==> inputs of 10-15 <==
==> flow/design.v <==
module ffD(clk, rst, Din, Dout);
input clk, rst;
input [31:0]Din;
output [31:0]Dout;
reg [31:0]Dout;
always@(posedge clk) 
begin
	if(rst==1)
	Dout <= 0;
	else
	Dout <= Din;
end
endmodule 
module mux1 (
		input [31:0] A, B,
		input Sel,
		output reg [31:0] Out
	);
	always @(Sel, A, B) begin
		case (Sel)
			0: Out = A;
			1:	Out = B;
		endcase
	end
endmodule
module extend (
	input [15:0]offset,
	output reg [31:0]offset32
);
always @(offset)
begin
 offset32[31:0] = {16'b0000000000000000,offset[15:0]};
end
endmodule
module alu(ctl, a, b, resultado);
  input [1:0] ctl;
  input [31:0] a, b;
  output reg [31:0] resultado;
  always @(*)
  begin
    case (ctl)
      2'b00 : resultado = a & b;  
      2'b01 : resultado = a | b;  
      2'b10 : resultado = a + b;  
      2'b11 : resultado = a - b;  
      default : resultado = 32'hxxxxxxxx;
   endcase
 end
endmodule
module control(instruction, ctrl);
    input [31:0] instruction;
	 output [20:0] ctrl;
    reg    [20:0] ctrl;
	 wire [11:0] opcode;
	 wire [4:0] rs, rt, rd;
    parameter LW = 12'b000111_xxxxxx;
    parameter SW = 12'b001000_xxxxxx;
    parameter ADD = 12'b000110_100000;
	 parameter SUB = 12'b000110_100010;
	 parameter AND = 12'b000110_100100;
	 parameter OR = 12'b000110_100101;
	 assign opcode[11:0] = {instruction[31:26], instruction[5:0]};
	 assign rs[4:0] = {instruction[25:21]};
	 assign rt[4:0] = {instruction[20:16]};
	 assign rd[4:0] = {instruction[15:11]};
    always @(instruction)
    begin
        casex (opcode)
          LW :
          begin
              ctrl[20:0]={6'b10_1_1_0_1,rs[4:0],5'b00000,rt[4:0]};
          end
          SW :
          begin
              ctrl[20:0]={6'b10_1_1_1_1,rs[4:0],5'b00000,rt[4:0]};
          end
          ADD :
          begin
              ctrl[20:0]={6'b10_0_0_0_1,rs[4:0],rt[4:0],rd[4:0]};
          end
          SUB :
          begin
              ctrl[20:0]={6'b11_0_0_0_1,rs[4:0],rt[4:0],rd[4:0]};
          end
          AND :
          begin
              ctrl[20:0]={6'b00_0_0_0_1,rs[4:0],rt[4:0],rd[4:0]};
          end
			 OR :
          begin
              ctrl[20:0]={6'b01_0_0_0_1,rs[4:0],rt[4:0],rd[4:0]};
          end
          default
          begin
              ctrl[20:0]={21'b0}; 
          end
        endcase
    end
endmodule
module PC(
  input rst,
  input clk,
  output reg [31:0]pc
  );
	always @(posedge clk or posedge rst)
		if (rst == 1)
		pc <= 0;
		else
		pc <= pc + 1;
  endmodule
module registerFile(addr1,addr2,out1,out2,addr_in,in,clk,rst);
input [4:0] addr1;	
input [4:0] addr2;	
output [31:0] out1;	
output [31:0] out2;	
input [4:0] addr_in;	
input [31:0] in;	
reg [31:0] out1;
reg [31:0] out2;
input clk, rst;
wire [511:0] regmem;
always @(posedge clk)
begin
		out1 <= addr1[4] ? 32'b0 : regmem[addr1[3:0]*32 +: 32];
		out2 <= addr2[4] ? 32'b0 : regmem[addr2[3:0]*32 +: 32];
end
genvar i;
generate
	for (i = 0; i < 16; i = i + 1) begin : REG
		reg [31:0] q;
		always @(negedge clk or posedge rst)
			if (rst)
				q <= 32'b0;
			else if (addr_in == i)
				q <= in;
		assign regmem[32*i +: 32] = q;
	end
endgenerate
endmodule
module data_memory(
clk , 
rst ,
address_0 , 
data_in , 
data_out,
cs_0 , 
we_0 
);
parameter data_0_WIDTH = 32 ;
parameter ADDR_WIDTH = 13 ;
input [ADDR_WIDTH-1:0] address_0 ;
input cs_0 ;
input we_0 ;
input clk;
input rst;
input [data_0_WIDTH-1:0] data_in ;
output reg [data_0_WIDTH-1:0] data_out;
wire [ADDR_WIDTH*data_0_WIDTH-1:0] mem;
genvar i;
generate
	for (i = 0; i < ADDR_WIDTH; i = i + 1) begin : WORD
		reg [data_0_WIDTH-1:0] q;
		always @ (posedge clk)
			if (rst)
				q <= (i == 0) ? 32'd1000 :
				     (i == 1) ? 32'd5000 :
				     (i == 2) ? 32'd2000 :
				     (i == 3) ? 32'd3000 : 32'd0;
			else if ( cs_0 && we_0 && address_0 == i )
				q <= data_in;
		assign mem[data_0_WIDTH*i +: data_0_WIDTH] = q;
	end
endgenerate
	always @ (posedge clk)
		begin : MEM_READ_0
			if (cs_0 && !we_0 && address_0 < ADDR_WIDTH) begin
				data_out <= mem[address_0*data_0_WIDTH +: data_0_WIDTH];
			end else begin
				data_out <= 0;
		end
	end
endmodule
module cpu (clk, rst, imem_addr, imem_data, test, test1);
	input clk, rst;
	output [6:0]imem_addr;
	input  [31:0]imem_data;
	output  [31:0]test;
	output [31:0]test1;
wire	 [31:0] inst;
wire   [31:0]ctrl, ctrl0, ctrl1, ctrl2;
wire   [20:0]controle;
wire	 [31:0]resultado;
wire   [31:0]data_out2;
wire   [31:0]pc;
wire	 [4:0]addr1, addr2, addr_in;
wire	 [31:0]out1, out2, out3;
wire	 [31:0]in;
wire	 rw;
wire	 [15:0]offset;
wire	 [31:0]offset32;
wire   sel1;
wire	 [31:0] imm;
wire   [31:0] data_out1;
wire	 [31:0]address_0;
wire	 [31:0] data_in;
wire	 [31:0]outrg1, outrg2;
wire	 [31:0] M, B, D, D1;
	assign imem_addr = pc[6:0];
	assign data_out2 = imem_data;
	PC PC(
		.rst(rst),
		.clk(clk),
		.pc(pc)
	);
ffD FF1(
		.rst(rst),
		.clk(clk),
		.Din(data_out2),
		.Dout(inst)
);
	registerFile RegisterFile(
		.addr1(inst[25:21]),
		.addr2(inst[20:16]),
		.out1(outrg1),
		.out2(outrg2),
		.addr_in(ctrl2[4:0]), 
		.in(out2),
		.rst(rst),
		.clk(clk)
	);
	control Controlador(
		.instruction(inst),
		.ctrl(controle)
	);
	extend Extend(
		.offset(inst[15:0]),
		.offset32(offset32)
	);
	ffD FF2(
		.rst(rst),
		.clk(clk),
		.Din(offset32),
		.Dout(imm)
		);
	ffD CONTROLE_0(
		.rst(rst),
		.clk(clk),
		.Din({11'b00000000000, controle[20:0]}),
		.Dout(ctrl0)
		);
	mux1 Mux1(
		.Sel(ctrl0[18]),
		.A(outrg2),
		.B(imm),
		.Out(out1)
	);
	alu Unidade_logica(
		.ctl(ctrl0[20:19]),
		.a(outrg1),
		.b(out1), 
		.resultado(resultado)
	);
	mux1 Mux3(
		.Sel(ctrl0[16]),
		.A(D),
		.B(resultado),
		.Out(out3)
	);
	ffD FF3(
		.rst(rst),
		.clk(clk),
		.Din(resultado),
		.Dout(D)
		);
	ffD CONTROLE_1(
		.rst(rst),
		.clk(clk),
		.Din(ctrl0),
		.Dout(ctrl1)
		);
	data_memory DataMemory(
		.address_0(out3[12:0]),
		.cs_0(ctrl1[15]),
		.we_0(ctrl0[16]),
		.data_in(outrg2),
		.data_out(M),
		.clk(clk),
		.rst(rst)
	);
	ffD FF5(
		.rst(rst),
		.clk(clk),
		.Din(D),
		.Dout(D1)
		);
	ffD CONTROLE_2(
		.rst(rst),
		.clk(clk),
		.Din(ctrl1),
		.Dout(ctrl2)
		);
	mux1 Mux2(
		.Sel(ctrl2[17]),
		.A(D1),
		.B(M),
		.Out(out2)
	);
	assign test[31:0] = inst[31:0];     
	assign test1[31:0] = out2[31:0];    
endmodule
==> flow/run.sh <==
#!/bin/bash
# the make line also repeats each setting of config.mk as NAME=value (left out here)
make -C /OpenROAD-flow-scripts/flow DESIGN_CONFIG=/design/flow/config.mk WORK_HOME=/design/flow/orfs CLKGATE_MAP_FILE= finish
==> flow/config.mk <==
export PLATFORM = sky130hd
export DESIGN_NAME = cpu
export DESIGN_NICKNAME = cpu
export VERILOG_FILES = /design/flow/design.v
export SDC_FILE = /design/flow/constraint.sdc
export NUM_CORES = 4
export LEC_CHECK = 0
export ABC_AREA = 1
export CAP_MARGIN = 20
export CORE_MARGIN = 2
export CORE_UTILIZATION = 72
export CTS_CLUSTER_DIAMETER = 398
export CTS_CLUSTER_SIZE = 14
export PLACE_DENSITY_LB_ADDON = 0.09
export SETUP_SLACK_MARGIN = 0.59
export SLEW_MARGIN = 20
==> flow/constraint.sdc <==
create_clock -name core_clock -period 3.77 [get_ports {clk}]
set_input_delay 0.7540 -clock core_clock [delete_from_list [all_inputs] [get_ports {clk}]]
set_output_delay 0.7540 -clock core_clock [all_outputs]
set_load 0.01 [all_outputs]
==> 04-21 (differences from 10-15) <==
- ABC_AREA: 1 -> default
- CTS_CLUSTER_DIAMETER: 398 -> default
- PLACE_DENSITY_LB_ADDON: 0.09 -> 0.2
- SETUP_SLACK_MARGIN: 0.59 -> 1.03
==> flow/constraint.sdc (replaced) <==
create_clock -name core_clock -period 4.06 [get_ports {clk}]
set_input_delay 0.8120 -clock core_clock [delete_from_list [all_inputs] [get_ports {clk}]]
set_output_delay 0.8120 -clock core_clock [all_outputs]
set_load 0.01 [all_outputs]
==> 08-16 (differences from 10-15) <==
- ABC_AREA: 1 -> default
- CORE_ASPECT_RATIO: default -> 0.9
- CTS_CLUSTER_DIAMETER: 398 -> 28
- PLACE_DENSITY_LB_ADDON: 0.09 -> 0.25
- SETUP_SLACK_MARGIN: 0.59 -> 0.95
==> load_flow_metrics.sql <==
-- flow metrics import
INSERT INTO impl_metrics (metric_group, metric, value, unit) VALUES
('outcome', 'run_status', 'complete, but fails checks', ''),
('outcome', 'so_faults', 'negative setup slack', ''),
('logic_synthesis', 'syn_inst', '5260', ''),
('clock_network', 'postCtsResizedCells', '72', ''),
('logic_synthesis', 'syn_nets', '5330', ''),
('final_timing', 'report.final.setup_viol', '462', ''),
('final_timing', 'postLayoutSetupSlackWorst', '-556.7', 'ps'),
('die', 'die-area', '78080', 'µm²');
-- figures above: 04-21

==> load_flow_metrics.sql <==
-- flow metrics import
INSERT INTO impl_metrics (metric_group, metric, value, unit) VALUES
('final_timing', 'slew_viol_final', '2', ''),
('final_timing', 'report.final.setup_viol', '672', ''),
('die', 'die-area', '78080', 'µm²'),
('outcome', 'run_status', 'complete, but fails checks', ''),
('outcome', 'so_faults', 'max-capacitance violations, max-slew violations, negative setup slack', ''),
('final_timing', 'postLayoutSetupSlackWorst', '-1644', 'ps'),
('job', 'max_cap_viol_count', '1', '');
-- figures above: 08-16

==> load_flow_metrics.sql <==
-- physical implementation figures
INSERT INTO impl_metrics (metric_group, metric, value, unit) VALUES
('clock_network', 'postCtsResizedCells', '304', ''),
('outcome', 'stop_stage', 'global routing (5_1_grt)', ''),
('outcome', 'run_status', 'stopped before the end', ''),
('outcome', 'stop_error', '[ERROR GRT-0232] Routing congestion too high. Check the congestion heatmap in the GUI.', '');
-- figures above: 10-15


==> inputs of run Z <==
RTL: the design.v shown in full above, as it stands there.
Settings: LEC_CHECK=0, ABC_AREA=0, CAP_MARGIN=20, CORE_MARGIN=7, CORE_UTILIZATION=17, GPL_TIMING_DRIVEN=1, MAX_ROUTING_LAYER=met4, MIN_ROUTING_LAYER=met1, SLEW_MARGIN=20; clock period 4.83 ns.
run.sh (not shown) runs the stock make flow with config.mk's settings and CLKGATE_MAP_FILE=.
==> run A (differences from run Z) <==
- ABC_AREA: 0 -> default
- CORE_MARGIN: 7 -> 2
- CORE_UTILIZATION: 17 -> 72
- CTS_CLUSTER_DIAMETER: default -> 399
- CTS_CLUSTER_SIZE: default -> 14
- GPL_TIMING_DRIVEN: 1 -> default
- MAX_ROUTING_LAYER: met4 -> default
- MIN_ROUTING_LAYER: met1 -> default
- PLACE_DENSITY_LB_ADDON: default -> 0.2
- SETUP_SLACK_MARGIN: default -> -0.37
==> flow/constraint.sdc (replaced) <==
create_clock -name core_clock -period 3.75 [get_ports {clk}]
set_input_delay 0.7500 -clock core_clock [delete_from_list [all_inputs] [get_ports {clk}]]
set_output_delay 0.7500 -clock core_clock [all_outputs]
set_load 0.01 [all_outputs]
==> run Y (differences from run Z) <==
- ABC_AREA: 0 -> default
- CELL_PAD_IN_SITES_GLOBAL_PLACEMENT: default -> 0
- CORE_MARGIN: 7 -> 2
- CORE_UTILIZATION: 17 -> 72
- CTS_CLUSTER_DIAMETER: default -> 332
- MAX_ROUTING_LAYER: met4 -> default
- MIN_ROUTING_LAYER: met1 -> default
- PLACE_DENSITY: default -> 0.35
- SETUP_SLACK_MARGIN: default -> -0.02
==> flow/constraint.sdc (replaced) <==
create_clock -name core_clock -period 3.27 [get_ports {clk}]
set_input_delay 0.6540 -clock core_clock [delete_from_list [all_inputs] [get_ports {clk}]]
set_output_delay 0.6540 -clock core_clock [all_outputs]
set_load 0.01 [all_outputs]
==> impl_metrics.csv <==
group,metric,value,unit
placed_design,dp_slack,-851,ps
final_timing,layout_setup_ws,-747,ps
setup_path,reg2reg_slack,-750,ps
final_timing,setup-violations-final,467,
min_path,worst_hold_path.endpoint,"FF5.Dout[21]",
final_layout,nClkBuffers,123,
detailed_routing,vias,43800,
setup_path,path_buffers,4,
final_layout,seq_area_share,41.3,%
run_status,so_faults,"setup timing",
run_status,status,"complete, but fails checks",
grt,met1_usage,51.2,%
setup_path,r2r-end,"DataMemory.WORD[2].q[24]",
the above is filed under run A

==> impl_metrics.csv <==
group,metric,value,unit
min_path,worst_hold_path.endpoint,"FF5.Dout[16]",
final_timing,setup-violations-final,0,
placed_design,dp_slack,39.3,ps
final_layout,syn_to_final_growth,21.3,%
final_layout,seq_area_share,39.2,%
setup_path,reg2reg_slack,170,ps
min_path,min-delay-start,"FF3.Dout[16]",
final_timing,layout_setup_ws,173,ps
run_status,status,"finished clean",
detailed_routing,vias,39100,
final_layout,nClkBuffers,209,
setup_path,r2r-end,"FF3.Dout[22]",
the above is filed under run Z

==> impl_metrics.csv <==
group,metric,value,unit
run_status,status,"complete, but fails checks",
run_status,so_faults,"setup timing",
detailed_routing,drt-met1-wl,59700,um
final_timing,layout_setup_ws,-1230,ps
final_layout,nClkBuffers,166,
setup_path,r2r-end,"DataMemory.WORD[5].q[6]",
detailed_routing,vias,43400,
setup_path,reg2reg_slack,-1230,ps
setup_path,path_buffers,4,
power_and_ir_drop,power_leader,"sequential cells",
placed_design,dp_slack,-1410,ps
setup_path,end_kind,"register",
final_timing,setup-violations-final,539,
final_layout,final_util,87.5,%
final_layout,seq_area_share,39.7,%
the above is filed under run Y


==> tundra: inputs <==
// cpu: RTL as listed in full above, without the edits since
clock: 3.27 ns
lec_check: 0
abc_area: 0
cap_margin: 5
cell_pad_in_sites_global_placement: 0
core_margin: 2
core_utilization: 72
cts_cluster_diameter: 28
cts_cluster_size: 50
gpl_timing_driven: 1
hold_slack_margin: -0.08
place_density: 0.67
setup_slack_margin: 0.8
slew_margin: 20
==> inputs of willow, as changes to tundra <==
Settings changed: ABC_AREA 0 to not set, CAP_MARGIN 5 to 20, CELL_PAD_IN_SITES_GLOBAL_PLACEMENT 0 to not set, CTS_CLUSTER_DIAMETER 28 to 398, CTS_CLUSTER_SIZE 50 to 14, GPL_TIMING_DRIVEN 1 to not set, HOLD_SLACK_MARGIN -0.08 to not set, PLACE_DENSITY 0.67 to not set, PLACE_DENSITY_LB_ADDON set to 0.25, SETUP_SLACK_MARGIN 0.8 to -0.36.
==> flow/constraint.sdc (replaced) <==
create_clock -name core_clock -period 3.77 [get_ports {clk}]
set_input_delay 0.7540 -clock core_clock [delete_from_list [all_inputs] [get_ports {clk}]]
set_output_delay 0.7540 -clock core_clock [all_outputs]
set_load 0.01 [all_outputs]
==> inputs of fjord, as changes to tundra <==
Settings changed: ABC_AREA 0 to 1, CAP_MARGIN 5 to 20, CELL_PAD_IN_SITES_GLOBAL_PLACEMENT 0 to 3, CORE_UTILIZATION 72 to 40, CTS_CLUSTER_DIAMETER 28 to not set, CTS_CLUSTER_SIZE 50 to not set, GPL_TIMING_DRIVEN 1 to 0, HOLD_SLACK_MARGIN -0.08 to not set, MAX_ROUTING_LAYER set to met5, PLACE_DENSITY 0.67 to not set, PLACE_DENSITY_LB_ADDON set to 0.28, SETUP_SLACK_MARGIN 0.8 to 0.35, SLEW_MARGIN 20 to 10, TNS_END_PERCENT set to 15.
==> flow/constraint.sdc (replaced) <==
create_clock -name core_clock -period 5.5 [get_ports {clk}]
set_input_delay 1.1000 -clock core_clock [delete_from_list [all_inputs] [get_ports {clk}]]
set_output_delay 1.1000 -clock core_clock [all_outputs]
set_load 0.01 [all_outputs]
==> flow_metrics.env <==
# yosys + openroad results
export IMPL_syn_area_sq_mm=0.06058
export IMPL_fill_cells=15541
export IMPL_buffers_excl_clock=813
export IMPL_crit_cells=5
export IMPL_worst_hold_slack_ps=402.0
export IMPL_status="no timing/DRC/antenna violations"
# the run above: fjord

==> flow_metrics.env <==
# yosys + openroad results
export IMPL_syn_area_sq_mm=0.05462
export IMPL_worst_hold_slack_ps=104.4
export IMPL_setup_viol=952
export IMPL_crit_cells=18
export IMPL_status="finished with violations"
export IMPL_violatedChecks="negative setup slack"
export IMPL_timing_final_ws_setup_ps=-1538
export IMPL_fill_cells=2303
# the run above: tundra

==> flow_metrics.env <==
# yosys + openroad results
export IMPL_status="finished with violations"
export IMPL_violatedChecks="negative setup slack"
export IMPL_timing_final_ws_setup_ps=-729.8
export IMPL_setup_viol=492
export IMPL_buffers_excl_clock=510
# the run above: willow

